Design dma_ahb_simple, start of the top module:
module dma_ahb_simple
(
       input   wire          HRESETn
     , input   wire          HCLK
     , input   wire          S_HSEL
     , input   wire  [31:0]  S_HADDR
     , input   wire  [ 1:0]  S_HTRANS
     , input   wire          S_HWRITE
     , input   wire  [ 2:0]  S_HSIZE
     , input   wire  [ 2:0]  S_HBURST
     , input   wire  [31:0]  S_HWDATA
     , output  wire  [31:0]  S_HRDATA
     , output  wire  [ 1:0]  S_HRESP
     , input   wire          S_HREADYin
     , output  wire          S_HREADYout
     , output  wire          IRQ
     , output  wire          M_HBUSREQ
     , input   wire          M_HGRANT
     , output  wire  [31:0]  M_HADDR
     , output  wire  [ 1:0]  M_HTRANS
     , output  wire          M_HWRITE
     , output  wire  [ 2:0]  M_HSIZE
     , output  wire  [ 2:0]  M_HBURST
     , output  wire  [ 3:0]  M_HPROT
     , output  wire  [31:0]  M_HWDATA
     , input   wire  [31:0]  M_HRDATA
     , input   wire  [ 1:0]  M_HRESP
     , input   wire          M_HREADY
);
   wire            DMA_EN   ;  
   wire            DMA_GO   ;
   wire            DMA_BUSY ;
   wire            DMA_DONE ;
   wire  [31:0]    DMA_SRC  ;  
   wire  [31:0]    DMA_DST  ;  
   wire  [15:0]    DMA_BNUM ;  
   wire  [ 4:0]    DMA_BURST;  
   dma_ahb_csr_ahb
   u_csr (
       .HRESETn   (HRESETn    )
     , .HCLK      (HCLK       )
     , .HSEL      (S_HSEL     )
     , .HADDR     (S_HADDR    )
     , .HTRANS    (S_HTRANS   )
     , .HWRITE    (S_HWRITE   )
     , .HSIZE     (S_HSIZE    )
     , .HBURST    (S_HBURST   )
     , .HWDATA    (S_HWDATA   )
     , .HRDATA    (S_HRDATA   )
     , .HRESP     (S_HRESP    )
     , .HREADYin  (S_HREADYin )
     , .HREADYout (S_HREADYout)
     , .IRQ       (IRQ        )
     , .DMA_EN    (DMA_EN     )
  ...
For scale: roughly 3,200 cells after synthesis, roughly 1,000 flip-flops, ~230 I/O pins, roughly 44,000 sq um of cells after synthesis.
Settings: LEC_CHECK=0, CAP_MARGIN=20, CORE_MARGIN=2, CORE_UTILIZATION=67, CTS_CLUSTER_SIZE=56, SLEW_MARGIN=20; clock period 1.99 ns.
run.sh (not shown) runs the stock make flow with config.mk's settings and CLKGATE_MAP_FILE=.
The starting point aborted during global routing.
Edit:
--- a/flow/config.mk
+++ b/flow/config.mk
@@ -8,5 +8,5 @@
 export CAP_MARGIN = 20
 export CORE_MARGIN = 2
-export CORE_UTILIZATION = 67
-export CTS_CLUSTER_SIZE = 56
+export CORE_UTILIZATION = 66
+export SETUP_SLACK_MARGIN = 0.82
 export SLEW_MARGIN = 20
==> flow/constraint.sdc (replaced) <==
create_clock -name core_clock -period 3.1 [get_ports {HCLK}]
set_input_delay 0.6200 -clock core_clock [delete_from_list [all_inputs] [get_ports {HCLK}]]
set_output_delay 0.6200 -clock core_clock [all_outputs]
set_load 0.01 [all_outputs]
This time the run ran to the end with no violations.
Synthesized cell count stays the same.
Die size is higher by 1.5%.
Area after synthesis stays the same.
Edit:
--- a/flow/config.mk
+++ b/flow/config.mk
@@ -9,4 +9,4 @@
 export CORE_MARGIN = 2
 export CORE_UTILIZATION = 66
-export SETUP_SLACK_MARGIN = 0.82
+export SETUP_SLACK_MARGIN = 0.54
 export SLEW_MARGIN = 20
==> flow/constraint.sdc (replaced) <==
create_clock -name core_clock -period 1.86 [get_ports {HCLK}]
set_input_delay 0.3720 -clock core_clock [delete_from_list [all_inputs] [get_ports {HCLK}]]
set_output_delay 0.3720 -clock core_clock [all_outputs]
set_load 0.01 [all_outputs]
Effect:
- The changed run stopped in global routing on GRT-0232
- area after synthesis stays the same
- die area stays the same
- synthesized cell count stays the same
Edit:
--- a/flow/config.mk
+++ b/flow/config.mk
@@ -8,5 +8,5 @@
 export CAP_MARGIN = 20
 export CORE_MARGIN = 2
-export CORE_UTILIZATION = 66
-export SETUP_SLACK_MARGIN = 0.54
+export CORE_UTILIZATION = 40
+export SETUP_SLACK_MARGIN = -0.01
 export SLEW_MARGIN = 20
==> flow/constraint.sdc (replaced) <==
create_clock -name core_clock -period 3.35 [get_ports {HCLK}]
set_input_delay 0.6700 -clock core_clock [delete_from_list [all_inputs] [get_ports {HCLK}]]
set_output_delay 0.6700 -clock core_clock [all_outputs]
set_load 0.01 [all_outputs]
Result:
- With this change the flow passed the timing, DRC and antenna checks
- die area went up by 64%
- area after synthesis is unchanged
- synthesized cell count does not change
